Design adaptive_pe, start of the top module:
module adaptive_pe #(
    parameter integer MAX_WIDTH = 64,
    parameter integer MAX_ACC_WIDTH = 20   
)(
    input  wire                         clk,
    input  wire                         reset,
    input  wire                         ce,
    input  wire                         accumulate,
    input  wire                         test_mode,
    input  wire [2:0]                   precision_mode,
    input  wire [MAX_WIDTH-1:0]         weight_in,
    input  wire [MAX_WIDTH-1:0]         activation_in,
    input  wire [MAX_WIDTH-1:0]         mask_in,
    output reg  [MAX_ACC_WIDTH-1:0]     accumulated_sum,
    output wire                         clock_gated,
    output wire                         computation_skipped,
    output wire [2:0]                   active_precision   
);
Size in the first run: ~3500 cells after synthesis, about 20 flip-flops, about 230 I/O pins, about 0.034 mm^2 of cells after synthesis.
clock: 8.44 ns
lec_check: 0
cap_margin: 10
core_margin: 7
core_utilization: 21
cts_cluster_diameter: 241
gpl_timing_driven: 0
hold_slack_margin: 0.04
max_routing_layer: met4
place_density_lb_addon: 0.25
slew_margin: 20
tns_end_percent: 45
run.sh (not shown) runs the stock make flow with config.mk's settings and CLKGATE_MAP_FILE=.
The first run finished but failed the layout checks on setup timing.
Then changed:
Settings changed: CAP_MARGIN 10 to 20, CORE_MARGIN 7 to 2, CORE_UTILIZATION 21 to 40, CTS_CLUSTER_DIAMETER 241 to unset, GPL_TIMING_DRIVEN 0 to unset, HOLD_SLACK_MARGIN 0.04 to unset, MAX_ROUTING_LAYER met4 to unset, PLACE_DENSITY_LB_ADDON 0.25 to unset, TNS_END_PERCENT 45 to unset.
Clock period 8.44 ns to 12.8 ns, I/O delays scaled along.
=> This time the run went through all stages and came out clean; via count rises by 4.5%; wire length falls by 9.8%; worst setup slack is better by 2.8 ns; cell count falls by 15%; final area falls by 3.0%; utilization rises by 21 points; synthesized cell count is unchanged; register-to-register slack is better by 4.2 ns.
Then changed:
Settings changed: CORE_UTILIZATION 40 to 72, CTS_CLUSTER_DIAMETER set to 215, CTS_CLUSTER_SIZE set to 41, PLACE_DENSITY set to 0.36.
Clock period 12.8 ns to 11.5 ns, I/O delays scaled along.
=> The new run died in 5_1_grt, error GRT-0232; area after synthesis is unchanged; synthesized cell count is unchanged; die size falls by well over a third.

Setup of v33:
adaptive_pe again, from the RTL that the note above started with.
## adaptive_pe
module adaptive_pe #(
    parameter integer MAX_WIDTH = 64,
    parameter integer MAX_ACC_WIDTH = 20   
)(
    input  wire                         clk,
    input  wire                         reset,
    input  wire                         ce,
    input  wire                         accumulate,
    input  wire                         test_mode,
    input  wire [2:0]                   precision_mode,
    input  wire [MAX_WIDTH-1:0]         weight_in,
    input  wire [MAX_WIDTH-1:0]         activation_in,
    input  wire [MAX_WIDTH-1:0]         mask_in,
    output reg  [MAX_ACC_WIDTH-1:0]     accumulated_sum,
    output wire                         clock_gated,
    output wire                         computation_skipped,
    output wire [2:0]                   active_precision   
);
make LEC_CHECK=0 ABC_AREA=1 CAP_MARGIN=20 CORE_MARGIN=2 CORE_UTILIZATION=40 CTS_CLUSTER_DIAMETER=350 GPL_ROUTABILITY_DRIVEN=0 MAX_ROUTING_LAYER=met4 MIN_ROUTING_LAYER=met2 SETUP_SLACK_MARGIN=2.25 SLEW_MARGIN=20 TNS_END_PERCENT=75 finish   # period 13.0 ns
5_1_grt: v33 exited with error
diff inputs: v33 => v45
Settings: SETUP_SLACK_MARGIN: 2.25 -> unset; TNS_END_PERCENT: 75 -> unset; MIN_ROUTING_LAYER: met2 -> unset; CORE_UTILIZATION: 40 -> 72; ABC_AREA: 1 -> unset; CTS_CLUSTER_SIZE: unset -> 34; CTS_CLUSTER_DIAMETER: 350 -> unset; GPL_ROUTABILITY_DRIVEN: 0 -> unset; the clock period (ns, I/O delays scaled along): 13.0 -> 11.2.
Notes after the runs:
Status(v45) = ERROR, stage = 5_1_grt
No final results exist for v33, since it was stopped by error GRT-0116 during 5_1_grt.
v45 vs. v33: total die area went down by about 46%.
Post-placement cell area ends up higher on v45.
CTS buffer count: v33 vs v45 identical
Post-cts sizing count, v33 and v45: higher on v33
Compared with v33, in v45 total cells reported by yosys after synthesis -17%, number of placed cells counting well taps -618, area reported by Yosys stat -4.4%, cell area after synthesis -4.4%, post-CTS setup-driven buffer insertion count +about 9%.
v45 has adder-cell area share of the yosys netlist above what v33 had.
v45: synthesized cell count lower than v33
> inputs changed (v45 -> v30)
Settings: swapping 34 for 62 in CTS_CLUSTER_SIZE; putting PLACE_DENSITY at 0.67 where nothing was set; putting TNS_END_PERCENT at 5 where nothing was set.
[summary]
No crash in v30: every stage finished, but the layout fails its final checks due to capacitance limit, slew limit, setup timing.
Compared with v45, v30 shows a post-CTS setup buffer count that is 63 lower.
Delta (v30 minus v45): synthesized chip area reported by yosys stayed essentially flat; area share of xor/xnor cells in the synthesized design stayed essentially flat.

Starting RTL as in the previous note.
==> flow/design.v (excerpt) <==
module adaptive_pe #(
    parameter integer MAX_WIDTH = 64,
    parameter integer MAX_ACC_WIDTH = 20   
)(
    input  wire                         clk,
    input  wire                         reset,
    input  wire                         ce,
    input  wire                         accumulate,
    input  wire                         test_mode,
    input  wire [2:0]                   precision_mode,
    input  wire [MAX_WIDTH-1:0]         weight_in,
    input  wire [MAX_WIDTH-1:0]         activation_in,
    input  wire [MAX_WIDTH-1:0]         mask_in,
    output reg  [MAX_ACC_WIDTH-1:0]     accumulated_sum,
    output wire                         clock_gated,
    output wire                         computation_skipped,
    output wire [2:0]                   active_precision   
);
clock: 13.0 ns
lec_check: 0
abc_area: 1
cap_margin: 35
cell_pad_in_sites_global_placement: 3
core_aspect_ratio: 0.63
core_margin: 4
core_utilization: 38
gpl_timing_driven: 0
hold_slack_margin: 0.16
max_routing_layer: met5
min_routing_layer: met2
slew_margin: 20
tns_end_percent: 45
The baseline aborted during 5_1_grt.
Next try:
- ABC_AREA: 1 -> not set
- CAP_MARGIN: 35 -> 20
- CELL_PAD_IN_SITES_GLOBAL_PLACEMENT: 3 -> not set
- CORE_ASPECT_RATIO: 0.63 -> not set
- CORE_MARGIN: 4 -> 2
- CORE_UTILIZATION: 38 -> 40
- CTS_CLUSTER_DIAMETER: not set -> 350
- GPL_TIMING_DRIVEN: 0 -> not set
- HOLD_SLACK_MARGIN: 0.16 -> not set
- MAX_ROUTING_LAYER: met5 -> not set
- MIN_ROUTING_LAYER: met2 -> not set
- TNS_END_PERCENT: 45 -> 25
Now the flow completed without violations.
Die size fell by 12%.
Area after synthesis fell by 4.4%.
Synthesized cell count fell by 17%.
Next try:
- CORE_UTILIZATION: 40 -> 65
- CTS_CLUSTER_DIAMETER: 350 -> 276
- CTS_CLUSTER_SIZE: not set -> 100
- HOLD_SLACK_MARGIN: not set -> 0.24
- TNS_END_PERCENT: 25 -> 5
Final area decreases by 2.5%.
Next try:
- CORE_UTILIZATION: 65 -> 72
- CTS_CLUSTER_DIAMETER: 276 -> not set
- CTS_CLUSTER_SIZE: 100 -> 41
- HOLD_SLACK_MARGIN: 0.24 -> not set
- PLACE_DENSITY_LB_ADDON: not set -> 0.25
- clock period: 13.0 -> 11.5 ns (I/O delays scaled with it)
=> This time the run ended with an error in 5_1_grt (GRT-0116). Area after synthesis does not change. Synthesized cell count stays the same. Die size goes down by about 10%.
Next try:
- CORE_UTILIZATION: 72 -> 66
- CTS_CLUSTER_SIZE: 41 -> not set
- PLACE_DENSITY_LB_ADDON: 0.25 -> not set
- SETUP_SLACK_MARGIN: not set -> 2.09
- TNS_END_PERCENT: 5 -> not set
- clock period: 11.5 -> 8.38 ns (I/O delays scaled with it)
After rerunning: The changed run completed and failed the layout checks on negative setup slack. Die size is higher by a little under a tenth. Area after synthesis does not change. Synthesized cell count does not change.

Starting RTL as in the previous note.
Settings: LEC_CHECK=0, CAP_MARGIN=20, CORE_MARGIN=2, CORE_UTILIZATION=72, CTS_CLUSTER_SIZE=62, MAX_ROUTING_LAYER=met4, PLACE_DENSITY_LB_ADDON=0.22, SLEW_MARGIN=40; clock period 11.2 ns.
The starting point stopped in global routing.
Edit:
CORE_UTILIZATION = 15   (was 72)
CTS_CLUSTER_SIZE = default   (was 62)
MAX_ROUTING_LAYER = default   (was met4)
PLACE_DENSITY_LB_ADDON = default   (was 0.22)
SLEW_MARGIN = 20   (was 40)
clock period = 13.3 ns   (was 11.2 ns; I/O delays follow)
What happened: The changed run ran to the end with no violations. Synthesized cell count is unchanged. Area after synthesis does not change. Die area climbs to 4.7 times its value.
Edit:
CORE_UTILIZATION = 69   (was 15)
CTS_CLUSTER_DIAMETER = 200   (was default)
CTS_CLUSTER_SIZE = 94   (was default)
TNS_END_PERCENT = 10   (was default)
clock period = 8.53 ns   (was 13.3 ns; I/O delays follow)
Effect:
- The changed run finished but fails on setup timing
- worst hold slack stays flat
- worst setup slack is worse by 3.5 ns
- via count goes up by about a fifth
- die area goes down by well over a third
- wire length goes down by about a fifth
- design area goes up by a few percent
- clock-buffer cell count goes down by 1
- synthesized area stays the same
- global-route usage goes up by 42 points
- utilization goes up by 69 points
- register-to-register slack is worse by 4.8 ns

The RTL this note starts from:
==> flow/design.v <==
`timescale 1ns / 1ps
module sparse_detector #(
    parameter WORD_SIZE = 64
)(
    input  wire [WORD_SIZE-1:0] data_in,
    output wire                 is_zero,     
    output wire                 is_sparse    
);
    assign is_zero = (data_in == {WORD_SIZE{1'b0}});
    function integer count_ones;
        input [WORD_SIZE-1:0] v;
        integer i, cnt;
        begin
            cnt = 0;
            for (i = 0; i < WORD_SIZE; i = i + 1)
                cnt = cnt + v[i];
            count_ones = cnt;
        end
    endfunction
    wire [6:0] ones_count = count_ones(data_in);
    assign is_sparse = (ones_count < (WORD_SIZE / 10));
endmodule
`timescale 1ns / 1ps
module adaptive_pe #(
    parameter integer MAX_WIDTH = 64,
    parameter integer MAX_ACC_WIDTH = 20   
)(
    input  wire                         clk,
    input  wire                         reset,
    input  wire                         ce,
    input  wire                         accumulate,
    input  wire                         test_mode,
    input  wire [2:0]                   precision_mode,
    input  wire [MAX_WIDTH-1:0]         weight_in,
    input  wire [MAX_WIDTH-1:0]         activation_in,
    input  wire [MAX_WIDTH-1:0]         mask_in,
    output reg  [MAX_ACC_WIDTH-1:0]     accumulated_sum,
    output wire                         clock_gated,
    output wire                         computation_skipped,
    output wire [2:0]                   active_precision   
);
    reg [6:0] active_bits;       
    reg [5:0] parallel_ops;      
    reg [8:0] max_value;         
    always @(*) begin
        case (precision_mode)
            3'b000: begin   
                active_bits = 7'd64;
                parallel_ops = 6'd64;
                max_value = 9'd1;
            end
            3'b001: begin   
                active_bits = 7'd64;
                parallel_ops = 6'd32;
                max_value = 9'd3;
            end
            3'b010: begin   
                active_bits = 7'd64;
                parallel_ops = 6'd16;
                max_value = 9'd15;
            end
            3'b011: begin   
                active_bits = 7'd64;
                parallel_ops = 6'd8;
                max_value = 9'd255;
            end
            default: begin   
                active_bits = 7'd64;
                parallel_ops = 6'd64;
                max_value = 9'd1;
            end
        endcase
    end
    assign active_precision = precision_mode;
    wire weight_is_zero, activation_is_zero;
    wire weight_is_sparse, activation_is_sparse;
    sparse_detector #(
        .WORD_SIZE(MAX_WIDTH)
    ) weight_detector (
        .data_in(weight_in),
        .is_zero(weight_is_zero),
        .is_sparse(weight_is_sparse)
    );
    sparse_detector #(
        .WORD_SIZE(MAX_WIDTH)
    ) activation_detector (
        .data_in(activation_in),
        .is_zero(activation_is_zero),
        .is_sparse(activation_is_sparse)
    );
    wire skip_compute = weight_is_zero || activation_is_zero;
    assign computation_skipped = skip_compute && ce;
    wire pe_enable = ce && !skip_compute;
    wire acc_enable = pe_enable || test_mode;
    assign clock_gated = !pe_enable;
    reg [MAX_ACC_WIDTH-1:0] compute_result;
    always @(*) begin
        case (precision_mode)
            3'b000: compute_result = compute_1bit();
            3'b001: compute_result = compute_2bit();
            3'b010: compute_result = compute_4bit();
            3'b011: compute_result = compute_8bit();
            default: compute_result = {MAX_ACC_WIDTH{1'b0}};
        endcase
    end
    function [MAX_ACC_WIDTH-1:0] compute_1bit;
        reg [MAX_WIDTH-1:0] xnor_result;
        integer i, count;
        begin
            xnor_result = ~(weight_in ^ activation_in) & mask_in;
            count = 0;
            for (i = 0; i < MAX_WIDTH; i = i + 1) begin
                count = count + xnor_result[i];
            end
            compute_1bit = count[MAX_ACC_WIDTH-1:0];
        end
    endfunction
    function [MAX_ACC_WIDTH-1:0] compute_2bit;
        integer i;
        reg [1:0] w, a;
        reg [3:0] product;
        integer sum;
        begin
            sum = 0;
            for (i = 0; i < 32; i = i + 1) begin
                w = weight_in[i*2 +: 2];
                a = activation_in[i*2 +: 2];
                product = w * a;   
                sum = sum + product;
            end
            compute_2bit = sum[MAX_ACC_WIDTH-1:0];
        end
    endfunction
    function [MAX_ACC_WIDTH-1:0] compute_4bit;
        integer i;
        reg [3:0] w, a;
        reg [7:0] product;
        integer sum;
        begin
            sum = 0;
            for (i = 0; i < 16; i = i + 1) begin
                w = weight_in[i*4 +: 4];
                a = activation_in[i*4 +: 4];
                product = w * a;   
                sum = sum + product;
            end
            compute_4bit = sum[MAX_ACC_WIDTH-1:0];
        end
    endfunction
    function [MAX_ACC_WIDTH-1:0] compute_8bit;
        integer i;
        reg [7:0] w, a;
        reg [15:0] product;
        integer sum;
        begin
            sum = 0;
            for (i = 0; i < 8; i = i + 1) begin
                w = weight_in[i*8 +: 8];
                a = activation_in[i*8 +: 8];
                product = w * a;   
                sum = sum + product;
            end
            compute_8bit = sum[MAX_ACC_WIDTH-1:0];
        end
    endfunction
    always @(posedge clk or posedge reset) begin
        if (reset) begin
            accumulated_sum <= {MAX_ACC_WIDTH{1'b0}};
        end else if (acc_enable) begin
            if (!accumulate) begin
                accumulated_sum <= {MAX_ACC_WIDTH{1'b0}};
            end else begin
                accumulated_sum <= accumulated_sum + compute_result;
            end
        end
    end
endmodule
export LEC_CHECK = 0
export CAP_MARGIN = 10
export CORE_MARGIN = 2
export CORE_UTILIZATION = 72
export CTS_CLUSTER_SIZE = 62
export HOLD_SLACK_MARGIN = -0.08
export MAX_ROUTING_LAYER = met4
export PLACE_DENSITY = 0.67
export SLEW_MARGIN = 20
export TNS_END_PERCENT = 5
create_clock -name core_clock -period 11.2 [get_ports {clk}]
The starting point finished with capacitance limit, slew limit, setup timing left.
Change:
CAP_MARGIN = 20   (was 10)
CTS_CLUSTER_SIZE = 41   (was 62)
HOLD_SLACK_MARGIN = not set   (was -0.08)
MAX_ROUTING_LAYER = not set   (was met4)
PLACE_DENSITY = not set   (was 0.67)
PLACE_DENSITY_LB_ADDON = 0.22   (was not set)
TNS_END_PERCENT = not set   (was 5)
clock period = 11.5 ns   (was 11.2 ns; I/O delays follow)
With this change the flow ended with an error in global routing (5_1_grt), error GRT-0116.
Die area stays the same.
Area after synthesis is unchanged.
Synthesized cell count does not change.
Change:
CORE_UTILIZATION = 40   (was 72)
CTS_CLUSTER_SIZE = not set   (was 41)
PLACE_DENSITY_LB_ADDON = not set   (was 0.22)
clock period = 13.0 ns   (was 11.5 ns; I/O delays follow)
What happened: The changed run completed with no timing, DRC or antenna violations; die area is higher by well over a third; synthesized area stays the same; synthesized cell count is unchanged.
Change:
ABC_AREA = 1   (was not set)
CAP_MARGIN = 35   (was 20)
CELL_PAD_IN_SITES_GLOBAL_PLACEMENT = 1   (was not set)
CORE_ASPECT_RATIO = 0.63   (was not set)
CORE_MARGIN = 4   (was 2)
CORE_UTILIZATION = 38   (was 40)
CTS_CLUSTER_DIAMETER = 179   (was not set)
GPL_TIMING_DRIVEN = 0   (was not set)
HOLD_SLACK_MARGIN = 0.16   (was not set)
MAX_ROUTING_LAYER = met5   (was not set)
MIN_ROUTING_LAYER = met2   (was not set)
TNS_END_PERCENT = 45   (was not set)
- The new run never finished: it broke off in global routing (5_1_grt)
- synthesized cell count grows by about 20%
- area after synthesis grows by about 4.6%
- die size rose by 13%
